Setup of violet:
==> flow/design.v <==
module cl_builder
#(
    parameter DATA_WIDTH = 32,
    parameter DATA_PER_CL = 16,
    parameter CL_WIDTH = 512,
    parameter EVICTION_POLICY = "ALL_ZEROS"  
)
(
    input logic clk,
    input logic reset,
    input logic evict,
    input logic data_wr,
    input logic [DATA_WIDTH - 1 : 0 ] data_in,
    output logic out_cl_valid,
    output logic [CL_WIDTH - 1 : 0 ] out_cl
);
    logic                       build_data_valid    [DATA_PER_CL];
    logic [DATA_WIDTH - 1 : 0 ] build_cl            [DATA_PER_CL];
    logic [DATA_PER_CL - 1 : 0][DATA_WIDTH - 1 : 0 ] out_cl_elements;
    logic build_cl_full;
    assign build_cl_full = build_data_valid[DATA_PER_CL-1];
    assign out_cl = out_cl_elements;
    always_ff @(posedge clk) begin
        out_cl_valid <= build_cl_full || evict;
        if (data_wr) begin
            build_cl[0]         <= data_in;
            build_data_valid[0] <= 1;
        end
        else if (build_cl_full || evict || reset) begin
            build_data_valid[0] <= 0;
        end
        for (int i = 1; i < DATA_PER_CL; i++) begin
            if (build_cl_full || evict || reset) begin
                build_data_valid[i] <= 0;
            end
            else if (data_wr) begin
                build_data_valid[i] <= build_data_valid[i-1];
            end
            if (data_wr) begin
                build_cl[i] <= build_cl[i-1];
            end
        end
        for (int i = 0; i < DATA_PER_CL; i++) begin
            if (build_data_valid[i]) begin
                out_cl_elements[i] <= build_cl[i];
            end
            else begin
                if (EVICTION_POLICY == "ALL_ZEROS") begin
                    out_cl_elements[i] <= '0;
                end
                else if (EVICTION_POLICY == "ALL_ONES") begin
                    out_cl_elements[i] <= '1;
                end
            end
        end
    end
endmodule
module cl_fifo
#(
    parameter DATA_WIDTH = 512,
    parameter DEPTH = 8,
    parameter COUNT_WIDTH = 3,
    parameter ALM_FULL_DIFF = 4
)
(
    input  logic                      clock,
    input  logic                      sclr,
    input  logic                      wrreq,
    input  logic                      rdreq,
    input  logic [DATA_WIDTH - 1 : 0] data,
    output logic                      empty,
    output logic                      full,
    output logic                      almost_full,
    output logic [DATA_WIDTH - 1 : 0] q
);
    localparam ALM_FULL_VALUE = DEPTH - ALM_FULL_DIFF;
    logic [DATA_WIDTH - 1 : 0] mem [DEPTH];
    logic [COUNT_WIDTH - 1 : 0] wr_ptr;
    logic [COUNT_WIDTH - 1 : 0] rd_ptr;
    logic [COUNT_WIDTH : 0]     count;
    logic do_wr;
    logic do_rd;
    assign empty       = (count == 0);
    assign full        = (count == DEPTH);
    assign almost_full = (count >= ALM_FULL_VALUE);
    assign q           = mem[rd_ptr];
    assign do_wr = wrreq && !full;
    assign do_rd = rdreq && !empty;
    always_ff @(posedge clock) begin
        if (do_wr) begin
            mem[wr_ptr] <= data;
        end
    end
    always_ff @(posedge clock) begin
        if (sclr) begin
            wr_ptr <= '0;
            rd_ptr <= '0;
            count  <= '0;
        end
        else begin
            if (do_wr) begin
                wr_ptr <= (wr_ptr == DEPTH - 1) ? '0 : wr_ptr + 1'b1;
            end
            if (do_rd) begin
                rd_ptr <= (rd_ptr == DEPTH - 1) ? '0 : rd_ptr + 1'b1;
            end
            count <= count + do_wr - do_rd;
        end
    end
endmodule
module buffered_cl_builder
#(
    parameter DATA_WIDTH = 32,
    parameter DATA_PER_CL = 16,
    parameter CL_WIDTH = 512,
    parameter EVICTION_POLICY = "ALL_ZEROS",  
    parameter BUFFER_DEPTH = 8,  
    parameter ALM_FULL_DIFF = 4  
)
(
    input logic clk,
    input logic reset,
    input logic evict,
    input logic data_wr,
    input logic [DATA_WIDTH - 1 : 0 ] data_in,
    input logic cl_rd,
    output logic alm_full,
    output logic out_cl_valid,
    output logic [CL_WIDTH - 1 : 0 ] out_cl
);
    logic clb_out_cl_valid;
    logic [CL_WIDTH - 1 : 0 ] clb_out_cl;
    logic                      fifo_wr_en;
    logic [CL_WIDTH - 1 : 0 ]  fifo_data_in;
    logic                      fifo_empty;
    logic                      fifo_full;
    logic                      fifo_alm_full;
    logic [CL_WIDTH - 1 : 0 ]  fifo_data_out;
    assign out_cl_valid = ~fifo_empty;
    assign out_cl       = fifo_data_out;
    assign alm_full     = fifo_alm_full;
    always_ff @(posedge clk) begin
        fifo_wr_en   <= clb_out_cl_valid;
        fifo_data_in <= clb_out_cl;
    end
    cl_builder #(
        .DATA_WIDTH(DATA_WIDTH),
        .DATA_PER_CL(DATA_PER_CL),
        .CL_WIDTH(CL_WIDTH),
        .EVICTION_POLICY(EVICTION_POLICY)
    ) cl_builder_internal_mod (
        .clk(clk),
        .reset(reset),
        .evict(evict),
        .data_wr(data_wr),
        .data_in(data_in),
        .out_cl_valid(clb_out_cl_valid),
        .out_cl(clb_out_cl)
    );
    cl_fifo #(
        .DATA_WIDTH(CL_WIDTH),
        .DEPTH(BUFFER_DEPTH),
        .COUNT_WIDTH($clog2(BUFFER_DEPTH)),
        .ALM_FULL_DIFF(ALM_FULL_DIFF)
    ) buffer_fifo_mod (
        .clock(clk),
        .sclr(reset),
        .wrreq(fifo_wr_en),
        .rdreq(cl_rd),
        .data(fifo_data_in),
        .empty(fifo_empty),
        .full(fifo_full),
        .almost_full(fifo_alm_full),
        .q(fifo_data_out)
    );
endmodule
clock: 3.47 ns
lec_check: 0
cap_margin: 20
cell_pad_in_sites_detail_placement: 0
cell_pad_in_sites_global_placement: 0
core_margin: 2
core_utilization: 72
max_routing_layer: met5
min_routing_layer: met1
setup_slack_margin: 1.01
slew_margin: 20
synth_memory_max_bits: 8192
tns_end_percent: 65
run.sh (not shown) runs the stock make flow with config.mk's settings and CLKGATE_MAP_FILE=.
Finished, but not clean: violet, with negative setup slack.
Input changes introduced in cedar (baseline for comparison: violet):
Settings: CORE_UTILIZATION now 68, was 72; MIN_ROUTING_LAYER no longer set, was met1; CELL_PAD_IN_SITES_GLOBAL_PLACEMENT no longer set, was 0; SETUP_SLACK_MARGIN no longer set, was 1.01; MAX_ROUTING_LAYER no longer set, was met5; CTS_CLUSTER_SIZE now 21, previously not set; CTS_CLUSTER_DIAMETER now 357, previously not set; CELL_PAD_IN_SITES_DETAIL_PLACEMENT no longer set, was 0; TNS_END_PERCENT no longer set, was 65; the clock period (ns, I/O delays scaled along) now 3.92, was 3.47.
==> comparison <==
Wire length of the first global-routing pass, cedar and violet: smaller value in cedar. Area of all placed cells without fillers on cedar is ahead of violet. Of the runs cedar and violet, none of them finished clean. violet had finished all stages when the layout checks came back failing, citing negative setup slack. Delta (cedar minus violet): total core area has increased, via count has decreased, peak supply drop has decreased, non-clock buffer count has increased. cedar: synthesis-to-finish area growth 4.8 points below violet. A capture point of the worst path of out_cl[94] is what violet shows, while out_cl[82] belongs to cedar. Per the comparison of cedar with violet, summed instance area of the synthesized netlist essentially unchanged; number of buffers inserted by post-CTS setup repair went up by 78; final routed wirelength across all metal layers dropped 42 mm.
diff inputs: cedar => indigo
Settings: TNS_END_PERCENT: unset -> 5; CTS_CLUSTER_DIAMETER: 357 -> unset; PLACE_DENSITY: unset -> 0.57; CTS_CLUSTER_SIZE: 21 -> unset; CELL_PAD_IN_SITES_DETAIL_PLACEMENT: unset -> 1; MAX_ROUTING_LAYER: unset -> met5; SLEW_MARGIN: 20 -> 35; SETUP_SLACK_MARGIN: unset -> -0.06; the clock period (ns, I/O delays scaled along): 3.92 -> 3.54.
--- outcome ---
Tool error DPL-0033 stopped indigo during clock tree synthesis; no final results. Chip area line of the yosys report: indigo vs cedar, no meaningful difference. [diff] pre-CTS worst setup slack, indigo relative to cedar: regression. Re post-synth design cell area: no difference whatsoever between cedar and indigo. Reported for indigo and cedar, chip area turned out identical to the last digit. Any difference in simple-gate share of the synthesized area between cedar and indigo is small enough to ignore. Going from cedar to indigo, number of nets at floorplan stayed essentially flat, multiplexer share of the synthesized area level. From cedar to indigo the numbers moved as follows: synthesized cell count saw little to no change; half-perimeter wire length after detailed placement went up by 21%; placement-stage cell area shows an increase of 0.39%.
[inputs] fjord vs indigo
Settings: CELL_PAD_IN_SITES_DETAIL_PLACEMENT no longer set, was 1; MAX_ROUTING_LAYER no longer set, was met5; SETUP_SLACK_MARGIN now 1.01, was -0.06; CORE_UTILIZATION now 72, was 68; PLACE_DENSITY no longer set, was 0.57; SLEW_MARGIN now 20, was 35; TNS_END_PERCENT no longer set, was 5; ABC_AREA now 1, previously not set; CAP_MARGIN now 10, was 20; CTS_CLUSTER_SIZE now 72, previously not set; the clock period (ns, I/O delays scaled along) now 3.39, was 3.54.
[summary]
- fjord completed end to end; final checks failed (negative setup slack).
- indigo → fjord: synthesized-area fraction occupied by adder cells saw little to no change, yosys stat chip area saw an increase, area after synthesis saw an increase, sequential area share after synthesis saw a decrease.
- In the reports for indigo and fjord, the larger mean cell area of the mapped netlist belongs to indigo.
Setup changes, fjord to tundra
Settings: CTS_CLUSTER_SIZE: 72 -> 14; ABC_AREA: 1 -> unset; the clock period (ns, I/O delays scaled along): 3.39 -> 3.59.
Findings:
Final checks on tundra, whose flow otherwise completed, came back failing, citing negative setup slack. Run comparison: tundra capture point of the worst path out_cl[316]; fjord capture point of the worst path out_cl[105]. The lower standard cell area after detailed placement of fjord and tundra is in tundra. Relative to fjord, the total number of cells along the worst setup path of tundra is lower by 3. Comparing fjord and tundra, the higher combinational fraction of design power was measured on fjord. fjord → tundra: overall routing resource usage moved down, layout buffer count excluding clock buffers moved down, layout overhead on the synthesized area moved down, total non-filler cell area in the finished layout moved down, placer congestion estimate moved down. tundra against fjord: maximum resistive drop on vdd now sits higher; routed wire length now sits lower.
Power and IR drop assume default switching activity.
